Setup of job 3890:
==> flow/design.v (excerpt) <==
module aoc_day2 (
    input         clock,
    input         reset,
    input  [63:0] data_value,
    input         data_valid,
    output        data_ready,
    output        result_valid,
    output [63:0] result_value
);
    wire [1:0] debug_unused;
    aoc aoc (
        .clock        (clock),
        .reset        (reset),
        .puzzle       (5'b00100),
        .data_value   (data_value),
        .data_valid   (data_valid),
        .data_ready   (data_ready),
        .result_valid (result_valid),
        .result_value (result_value),
        .debug        (debug_unused)
    );
endmodule
Settings: LEC_CHECK=0, CAP_MARGIN=20, CORE_MARGIN=2, CORE_UTILIZATION=72, CTS_CLUSTER_SIZE=41, PLACE_DENSITY=0.65, SETUP_SLACK_MARGIN=0.43, SLEW_MARGIN=20; clock period 3.22 ns.
run.sh (not shown) runs the stock make flow with config.mk's settings and CLKGATE_MAP_FILE=.
As the logs show, job 3890 stopped at global routing after a tool error, so it never reached the end of the flow.
### job 3890 -> job 1570
- CTS_CLUSTER_SIZE removed (was 41)
- PLACE_DENSITY removed (was 0.65)
- SETUP_SLACK_MARGIN removed (was 0.43)
- CORE_UTILIZATION changed from 72 to 10
- the clock period (ns, I/O delays scaled along) changed from 3.22 to 5.62
[summary]
Job 1570 completed every stage of the flow, and the final layout passed the timing, design-rule and antenna checks. NOTE: post-cts sizing count in job 1570 falls short of that of job 3890. Against job 3890, job 1570 comes in 48 lower on post-CTS setup buffer count. Compared with job 3890, in job 1570 pre-placement core utilization went down by 63 points; worst slack after detailed placement went up by 1.55 ns; number of buffers created by CTS went down by 1. Job 1570 against job 3890: die area rose by 600%; post-DP HPWL +12,000 um; async set-or-reset flop fraction in the synthesized netlist neither gained nor lost much. Compared with job 3890, in job 1570 horizontal die dimension has increased, placement-stage cell area has increased.
Here is what was changed in the inputs of job 6020 compared with job 1570.
- setting CTS_CLUSTER_DIAMETER to 62 for the first time
- changing CORE_UTILIZATION from 10 to 66
- changing the clock period (ns, I/O delays scaled along) from 5.62 to 4.07
[summary]
- The core of job 6020 is more densely filled than that of job 1570.
- Job 6020: all stages complete, timing, DRC and antenna checks passed
- Job 6020: buffer count excluding the clock tree in the final layout 16 above job 1570
- Compared with job 1570, in job 6020 total power up about 40%; via count of the first global-routing pass grew by 566.
- Delta (job 6020 minus job 1570): clock buffer instance count of the final layout grew by 16%, number of buffers inserted during clock tree synthesis higher, final standard cell area without fillers now sits lower, post-route fraction of the period consumed by the critical path went up by 19 points.
- Per the comparison of job 6020 with job 1570, met3 capacity usage during global routing moved up; setup slack fell 1.24 ns; highest clock rate increased 0.022 GHz.
[inputs] job 8760 vs job 6020
- CORE_UTILIZATION: 66 -> 65
- CTS_CLUSTER_DIAMETER: 62 -> unset
- ABC_AREA: unset -> 1
- the clock period (ns, I/O delays scaled along): 4.07 -> 1.14
==> comparison <==
- Reported for job 6020 and job 8760, flip-flop and latch count after synthesis turned out identical to the last digit.
- Job 8760 is listed as incomplete: the tool reported an error in global routing and the run ended there.
- Taking job 6020 as the reference, in job 8760 summed instance area of the synthesized netlist increased by 14% relative to the old numbers, cell total in the yosys stat output saw an increase.
- Going from job 6020 to job 8760, synthesized-area fraction occupied by ao, oa, aoi and oai cells shrinks by 6.1 points.

---

== quartz ==
aoc_day2 again, from the RTL that the note above started with.
Settings: LEC_CHECK=0, CAP_MARGIN=20, CORE_MARGIN=2, CORE_UTILIZATION=58, CTS_CLUSTER_SIZE=30, MIN_ROUTING_LAYER=met1, PLACE_DENSITY=0.64, SLEW_MARGIN=30, TNS_END_PERCENT=95; clock period 2.96 ns.
The layout from quartz, despite a flow that completed every stage, fails the layout checks, with the failing checks listed as negative setup slack.
Inputs modified between quartz and tundra:
==> flow/config.mk <==
export PLATFORM = sky130hd
export DESIGN_NAME = aoc_day2
export DESIGN_NICKNAME = aoc_day2
export VERILOG_FILES = /design/flow/design.v
export SDC_FILE = /design/flow/constraint.sdc
export NUM_CORES = 4
export LEC_CHECK = 0
export CAP_MARGIN = 20
export CORE_MARGIN = 2
export CORE_UTILIZATION = 40
export SLEW_MARGIN = 20
==> flow/constraint.sdc <==
create_clock -name core_clock -period 5.0 [get_ports {clock}]
set_input_delay 1.0000 -clock core_clock [delete_from_list [all_inputs] [get_ports {clock}]]
set_output_delay 1.0000 -clock core_clock [all_outputs]
set_load 0.01 [all_outputs]
[summary]
- Finished, but not clean: quartz, with negative setup slack.
- tundra completed; timing, DRC and antenna clean
- Looking at cell with the largest stage delay on the worst path, the sky130_fd_sc_hd__dfxtp_1 result is from quartz; the sky130_fd_sc_hd__o31ai_4 one comes from tundra.
- tundra vs quartz on utilization: tundra is the lower one.
- Post-route DRC violation count came out exactly the same in tundra and quartz.
- Compare tundra and quartz | slack of the worst reg-to-reg path lower: quartz
- Via total after detailed routing (quartz / tundra): 1.07
- Number of stages on the worst setup path | tundra below quartz
For amber, these inputs were changed with respect to tundra:
-- flow/config.mk --
<<< tundra, line 8
export CAP_MARGIN = 20
export CORE_MARGIN = 2
export CORE_UTILIZATION = 40
export SLEW_MARGIN = 20
>>> amber, line 8
export CAP_MARGIN = 20
export CORE_MARGIN = 2
export CORE_UTILIZATION = 68
export CTS_CLUSTER_SIZE = 41
export SLEW_MARGIN = 20
==> flow/constraint.sdc <==
create_clock -name core_clock -period 3.22 [get_ports {clock}]
set_input_delay 0.6440 -clock core_clock [delete_from_list [all_inputs] [get_ports {clock}]]
set_output_delay 0.6440 -clock core_clock [all_outputs]
set_load 0.01 [all_outputs]
Findings:
Comparing the two runs side by side, amber comes out behind tundra on max-slew headroom at the worst pin. In amber relative to tundra, cell area after layout had gone up by a few percent. Looking only at portion of the clock cycle consumed by the worst path in the final layout, and setting everything else aside, the higher value of amber and tundra goes to amber. Between amber and tundra, the number of clock buffers in the layout is higher for amber. Looking at first-pass GRT wire length, amber sits about 3.4% below tundra.
diff inputs: amber => nickel
-- flow/config.mk --
<<< amber, line 9
export CORE_MARGIN = 2
export CORE_UTILIZATION = 68
export CTS_CLUSTER_SIZE = 41
export SLEW_MARGIN = 20
>>> nickel, line 9
export CORE_MARGIN = 2
export CORE_UTILIZATION = 68
export CTS_CLUSTER_DIAMETER = 355
export CTS_CLUSTER_SIZE = 41
export SETUP_SLACK_MARGIN = 0.8
export SLEW_MARGIN = 20
## What came out
- amber went all the way through the flow, and no timing, DRC or antenna check failed.
- For nickel, the flow was terminated by a tool error in global routing and produced no final design.
- Of the two candidates, amber has the worse worst slack after detailed placement and nickel the better one.
- Diff nickel..amber | fraction of registers with async set/reset | unchanged
- Diff amber..nickel | number of synthesized register bits | unchanged
- Synthesized cell count came out exactly the same in nickel and amber.
- Number of setup buffers added after CTS in nickel is 125 above amber.
- As far as yosys stat chip area goes, nickel and amber are indistinguishable; the numbers are identical.
- Placed instance area of nickel exceeds that of amber slightly.
- Comparing nickel and amber, the higher global placer's final weighted congestion is on amber.
- Cmp nickel vs amber: number of gates given a new drive strength after cts higher in nickel
### nickel -> indigo
-- flow/config.mk --
<<< nickel, line 8
export CAP_MARGIN = 20
export CORE_MARGIN = 2
export CORE_UTILIZATION = 68
export CTS_CLUSTER_DIAMETER = 355
export CTS_CLUSTER_SIZE = 41
export SETUP_SLACK_MARGIN = 0.8
export SLEW_MARGIN = 20
>>> indigo, line 8
export CAP_MARGIN = 20
export CORE_MARGIN = 2
export CORE_UTILIZATION = 67
export CTS_CLUSTER_SIZE = 20
export SLEW_MARGIN = 20
==> flow/constraint.sdc <==
create_clock -name core_clock -period 3.35 [get_ports {clock}]
set_input_delay 0.6700 -clock core_clock [delete_from_list [all_inputs] [get_ports {clock}]]
set_output_delay 0.6700 -clock core_clock [all_outputs]
set_load 0.01 [all_outputs]
## What came out
No final results exist for nickel, since it was stopped by error GRT-0232 during global routing. Every stage of the flow completed for indigo, and the final layout passed the timing, design-rule and antenna checks. As far as gate count after technology mapping goes, indigo and nickel are indistinguishable; the numbers are identical. Re estimated wirelength of the detail-placed design: indigo is about 3% down on nickel. Against nickel, vertical die dimension in indigo rose slightly. Synthesized chip area reported by yosys: nickel vs indigo identical. Going from nickel to indigo, the total core area was found to have gone up by 770 um2.
The following lists how sierra was set up differently from indigo:
-- flow/config.mk --
<<< indigo, line 8
export CAP_MARGIN = 20
export CORE_MARGIN = 2
export CORE_UTILIZATION = 67
export CTS_CLUSTER_SIZE = 20
export SLEW_MARGIN = 20
>>> sierra, line 8
export CAP_MARGIN = 20
export CORE_MARGIN = 2
export CORE_UTILIZATION = 32
export SLEW_MARGIN = 20
==> flow/constraint.sdc <==
create_clock -name core_clock -period 3.93 [get_ports {clock}]
set_input_delay 0.7860 -clock core_clock [delete_from_list [all_inputs] [get_ports {clock}]]
set_output_delay 0.7860 -clock core_clock [all_outputs]
set_load 0.01 [all_outputs]
### Flow results
indigo vs sierra, capture point of the critical path: aoc.invalid_sum[47]$_SDFFE_PP0P_ vs aoc.invalid_sum[53]$_SDFFE_PP0P_
Delta (sierra minus indigo): final routed wirelength across all metal layers now larger; sequential cell fraction of total power increased 1.8 points.
The total met3 wirelength after detailed routing number comes out lower for sierra vs indigo.
No activity file was given, so power comes from the tool's default toggle rates.
